## izhikevich_neuron
module izhikevich_neuron #(parameter DT = 16'h0100)  
(
    input wire clk,
    input wire rst,
    input wire [15:0] I,           
    output reg spike               
);
    reg signed [15:0] v, u;
    wire signed [15:0] a = 16'h0051;    
    wire signed [15:0] b = 16'h0200;    
    wire signed [15:0] c = -16'sd16640;  
    wire signed [15:0] d = 16'h0800;    
    wire signed [15:0] v_sq;
    wire signed [15:0] term1, term2, term3, dv_raw, du_raw;
    wire signed [15:0] bv;
    localparam signed [15:0] V_THRESH = 16'd7680;  
    cordic_mult sq_v (.x(v), .y(v), .out(v_sq));
    cordic_mult mul_004 (.x(16'h0148), .y(v_sq), .out(term1));
    cordic_mult mul_5v (.x(16'h0500), .y(v), .out(term2));
    assign term3 = 16'd35840;  
    assign dv_raw = term1 + term2 + term3 - u + I;
    cordic_mult mul_bv (.x(b), .y(v), .out(bv));
    assign du_raw = (bv - u);
    wire signed [15:0] du;
    cordic_mult mul_a (.x(a), .y(du_raw), .out(du));
    wire signed [31:0] dv_dt = dv_raw * $signed(DT);
    wire signed [31:0] du_dt = du * $signed(DT);
    always @(posedge clk or posedge rst) begin
        if (rst) begin
            v <= c;
            u <= 0;
            spike <= 0;
        end else begin
            if (v >= V_THRESH) begin
  ...
Size: about 1,600 cells after synthesis.
clock: 12.0 ns
lec_check: 0
cap_margin: 20
core_margin: 2
core_utilization: 40
place_density: 0.6
slew_margin: 20
run.sh (not shown) runs the stock make flow with config.mk's settings and CLKGATE_MAP_FILE=.
Then changed:
- ABC_AREA: not set -> 1
- CORE_UTILIZATION: 40 -> 33
- CTS_CLUSTER_DIAMETER: not set -> 291
- CTS_CLUSTER_SIZE: not set -> 100
- PLACE_DENSITY: 0.6 -> 0.91
- SLEW_MARGIN: 20 -> 15
- TNS_END_PERCENT: not set -> 40
After rerunning:
- The changed run completed with no timing, DRC or antenna violations
- wire length rose by 17%
- maximum frequency rose by 0.64%
- design area rose by 3.9%
- first-iteration DRC count rose by 130%
- die size rose by 29%
- via count rose by 23%
- final cell count rose by 22%
- core utilization fell by 8.6 points
- flip-flop count stays the same
Then changed:
- ABC_AREA: 1 -> 0
- CORE_UTILIZATION: 33 -> 63
- CTS_CLUSTER_DIAMETER: 291 -> 331
- PLACE_DENSITY: 0.91 -> not set
- PLACE_DENSITY_LB_ADDON: not set -> 0.3
- SLEW_MARGIN: 15 -> 20
- TNS_END_PERCENT: 40 -> 10
First-iteration DRC count falls by well over a third; wire length falls by about a fifth.
Then changed:
- CELL_PAD_IN_SITES_GLOBAL_PLACEMENT: not set -> 3
- CORE_UTILIZATION: 63 -> 40
- CTS_CLUSTER_DIAMETER: 331 -> 291
- CTS_CLUSTER_SIZE: 100 -> 26
- PLACE_DENSITY: not set -> 0.91
- PLACE_DENSITY_LB_ADDON: 0.3 -> not set
- SLEW_MARGIN: 20 -> 15
- TNS_END_PERCENT: 10 -> 40
Result: Routed wire length is higher by 4.0%; die area came out higher by 56%; worst setup slack gains 0.21 ns; cell area rises by 3.6%; sequential share of layout area decreases by 0.21 points; fmax grows by 1.8%; synthesized area is unchanged.

izhikevich_neuron again, from the RTL that the note above started with.
make LEC_CHECK=0 ABC_AREA=1 CAP_MARGIN=20 CORE_MARGIN=2 CORE_UTILIZATION=40 CTS_CLUSTER_DIAMETER=291 CTS_CLUSTER_SIZE=26 SLEW_MARGIN=15 TNS_END_PERCENT=40 finish   # period 12.0 ns
The baseline completed with no timing, DRC or antenna violations.
Change:
--- a/flow/config.mk
+++ b/flow/config.mk
@@ -7,8 +7,9 @@
 export LEC_CHECK = 0
-export ABC_AREA = 1
+export ABC_AREA = 0
 export CAP_MARGIN = 20
 export CORE_MARGIN = 2
-export CORE_UTILIZATION = 40
+export CORE_UTILIZATION = 21
 export CTS_CLUSTER_DIAMETER = 291
 export CTS_CLUSTER_SIZE = 26
+export PLACE_DENSITY = 0.86
 export SLEW_MARGIN = 15
First-iteration DRC count climbs by 72%.
Count of clock-buffer cells in the layout climbs by 1.
Final area drops by about 0.7%.
Routed wire length drops by 6.5%.
Utilization drops by 19 points.
Via count drops by about 10%.
Sequential cell count stays the same.
Non-clock buffer count climbs by 23.
Change:
==> flow/config.mk (replaced) <==
export PLATFORM = sky130hd
export DESIGN_NAME = izhikevich_neuron
export DESIGN_NICKNAME = izhikevich_neuron
export VERILOG_FILES = /design/flow/design.v
export SDC_FILE = /design/flow/constraint.sdc
export NUM_CORES = 4
export LEC_CHECK = 0
export CAP_MARGIN = 20
export CELL_PAD_IN_SITES_DETAIL_PLACEMENT = 1
export CORE_MARGIN = 2
export CORE_UTILIZATION = 41
export SLEW_MARGIN = 20
Effect: The changed run completed without violations; final area shrinks by 2.9%; cell count shrinks by 17%; synthesized cell count stays the same; wire length grows by 14%.
Change:
--- a/flow/config.mk
+++ b/flow/config.mk
@@ -7,6 +7,11 @@
 export LEC_CHECK = 0
+export ABC_AREA = 0
 export CAP_MARGIN = 20
-export CELL_PAD_IN_SITES_DETAIL_PLACEMENT = 1
+export CELL_PAD_IN_SITES_GLOBAL_PLACEMENT = 3
 export CORE_MARGIN = 2
-export CORE_UTILIZATION = 41
+export CORE_UTILIZATION = 40
+export CTS_CLUSTER_DIAMETER = 331
+export CTS_CLUSTER_SIZE = 100
+export PLACE_DENSITY = 0.86
 export SLEW_MARGIN = 20
+export TNS_END_PERCENT = 10
Effect: The changed run produced a clean layout. Hold slack is worse by 0.0043 ns. Clock-buffer cell count came out lower by 1. Non-clock buffer count increases by 10.
Change:
--- a/flow/config.mk
+++ b/flow/config.mk
@@ -9,8 +9,7 @@
 export CAP_MARGIN = 20
-export CELL_PAD_IN_SITES_GLOBAL_PLACEMENT = 3
 export CORE_MARGIN = 2
-export CORE_UTILIZATION = 40
+export CORE_UTILIZATION = 25
 export CTS_CLUSTER_DIAMETER = 331
 export CTS_CLUSTER_SIZE = 100
-export PLACE_DENSITY = 0.86
+export PLACE_DENSITY = 0.91
 export SLEW_MARGIN = 20
Outcome: The changed run finished with timing, DRC and antenna clean; setup slack loses 0.27 ns; critical path depth goes down by 1; hold slack is better by 0.025 ns; sequential share of layout area hardly moves; cell count climbs by 13%; design area increases by 0.59%; core utilization falls by 17 points; count of clock-buffer cells in the layout drops by 1.

Setup of alpha:
The RTL this note starts from:
==> flow/design.v <==
module izhikevich_neuron #(parameter DT = 16'h0100)  
(
    input wire clk,
    input wire rst,
    input wire [15:0] I,           
    output reg spike               
);
    reg signed [15:0] v, u;
    wire signed [15:0] a = 16'h0051;    
    wire signed [15:0] b = 16'h0200;    
    wire signed [15:0] c = -16'sd16640;  
    wire signed [15:0] d = 16'h0800;    
    wire signed [15:0] v_sq;
    wire signed [15:0] term1, term2, term3, dv_raw, du_raw;
    wire signed [15:0] bv;
    localparam signed [15:0] V_THRESH = 16'd7680;  
    cordic_mult sq_v (.x(v), .y(v), .out(v_sq));
    cordic_mult mul_004 (.x(16'h0148), .y(v_sq), .out(term1));
    cordic_mult mul_5v (.x(16'h0500), .y(v), .out(term2));
    assign term3 = 16'd35840;  
    assign dv_raw = term1 + term2 + term3 - u + I;
    cordic_mult mul_bv (.x(b), .y(v), .out(bv));
    assign du_raw = (bv - u);
    wire signed [15:0] du;
    cordic_mult mul_a (.x(a), .y(du_raw), .out(du));
    wire signed [31:0] dv_dt = dv_raw * $signed(DT);
    wire signed [31:0] du_dt = du * $signed(DT);
    always @(posedge clk or posedge rst) begin
        if (rst) begin
            v <= c;
            u <= 0;
            spike <= 0;
        end else begin
            if (v >= V_THRESH) begin
                v <= c;
                u <= u + d;
                spike <= 1;
            end else begin
                v <= v + dv_dt[23:8];  
                u <= u + du_dt[23:8];
                spike <= 0;
            end
        end
    end
endmodule
module cordic_mult(
    input signed [15:0] x,
    input signed [15:0] y,
    output signed [15:0] out
);
    wire signed [31:0] temp;
    assign temp = x * y;
    assign out = temp[23:8];  
endmodule
Settings: LEC_CHECK=0, ABC_AREA=0, CAP_MARGIN=25, CELL_PAD_IN_SITES_GLOBAL_PLACEMENT=2, CORE_MARGIN=10, CORE_UTILIZATION=30, CTS_CLUSTER_SIZE=22, GPL_ROUTABILITY_DRIVEN=0, HOLD_SLACK_MARGIN=0.25, MAX_ROUTING_LAYER=met4, MIN_ROUTING_LAYER=met2, PLACE_DENSITY_LB_ADDON=0.27, SETUP_SLACK_MARGIN=-1.07, SLEW_MARGIN=10; clock period 12.0 ns.
alpha -> stages 100% | layout checks FAIL | negative setup slack
## Diff of input files: beta against alpha
Settings: a deleted HOLD_SLACK_MARGIN that had been 0.25; a deleted MIN_ROUTING_LAYER that had been met2; a change of SLEW_MARGIN from 10 to 15; a change of CORE_UTILIZATION from 30 to 40; a change of PLACE_DENSITY_LB_ADDON from 0.27 to 0.04; a change of CORE_MARGIN from 10 to 2; a deleted SETUP_SLACK_MARGIN that had been -1.07; a change of CTS_CLUSTER_SIZE from 22 to 26; an added CTS_CLUSTER_DIAMETER of 291; an added TNS_END_PERCENT of 40; a deleted CELL_PAD_IN_SITES_GLOBAL_PLACEMENT that had been 2; a deleted GPL_ROUTABILITY_DRIVEN that had been 0; an added CORE_ASPECT_RATIO of 1.98; a change of CAP_MARGIN from 25 to 20; a deleted MAX_ROUTING_LAYER that had been met4.
==> results <==
The layout from alpha, despite a flow that completed every stage, fails the layout checks, with the failing checks listed as negative setup slack. beta: full flow OK, the timing, design-rule and antenna checks passed. Post-CTS clock slew at the launch and capture registers of the worst setup and hold paths: beta vs alpha — no meaningful difference. In terms of clock skew, beta and alpha differ only marginally. For the post-cts resize count, beta came in 5 higher than alpha did.
Modified inputs, gamma compared to beta
Settings: CTS_CLUSTER_DIAMETER now 331, was 291; ABC_AREA now 1, was 0; PLACE_DENSITY_LB_ADDON now 0.3, was 0.04; CTS_CLUSTER_SIZE now 100, was 26; SLEW_MARGIN now 20, was 15; CORE_ASPECT_RATIO no longer set, was 1.98; TNS_END_PERCENT now 10, was 40.
What beta reported for amount of wire on met2 after detailed routing has to be multiplied by 0.75 to get the figure for gamma.
When the final numbers for beta and gamma were put side by side, the number of violations reported at the end of detailed-routing iteration 0 turned out to be greater in gamma.
[gamma] post-synthesis chip area from yosys rose about 7% relative to beta
In gamma, the final area came out 2.8% above the value in beta.
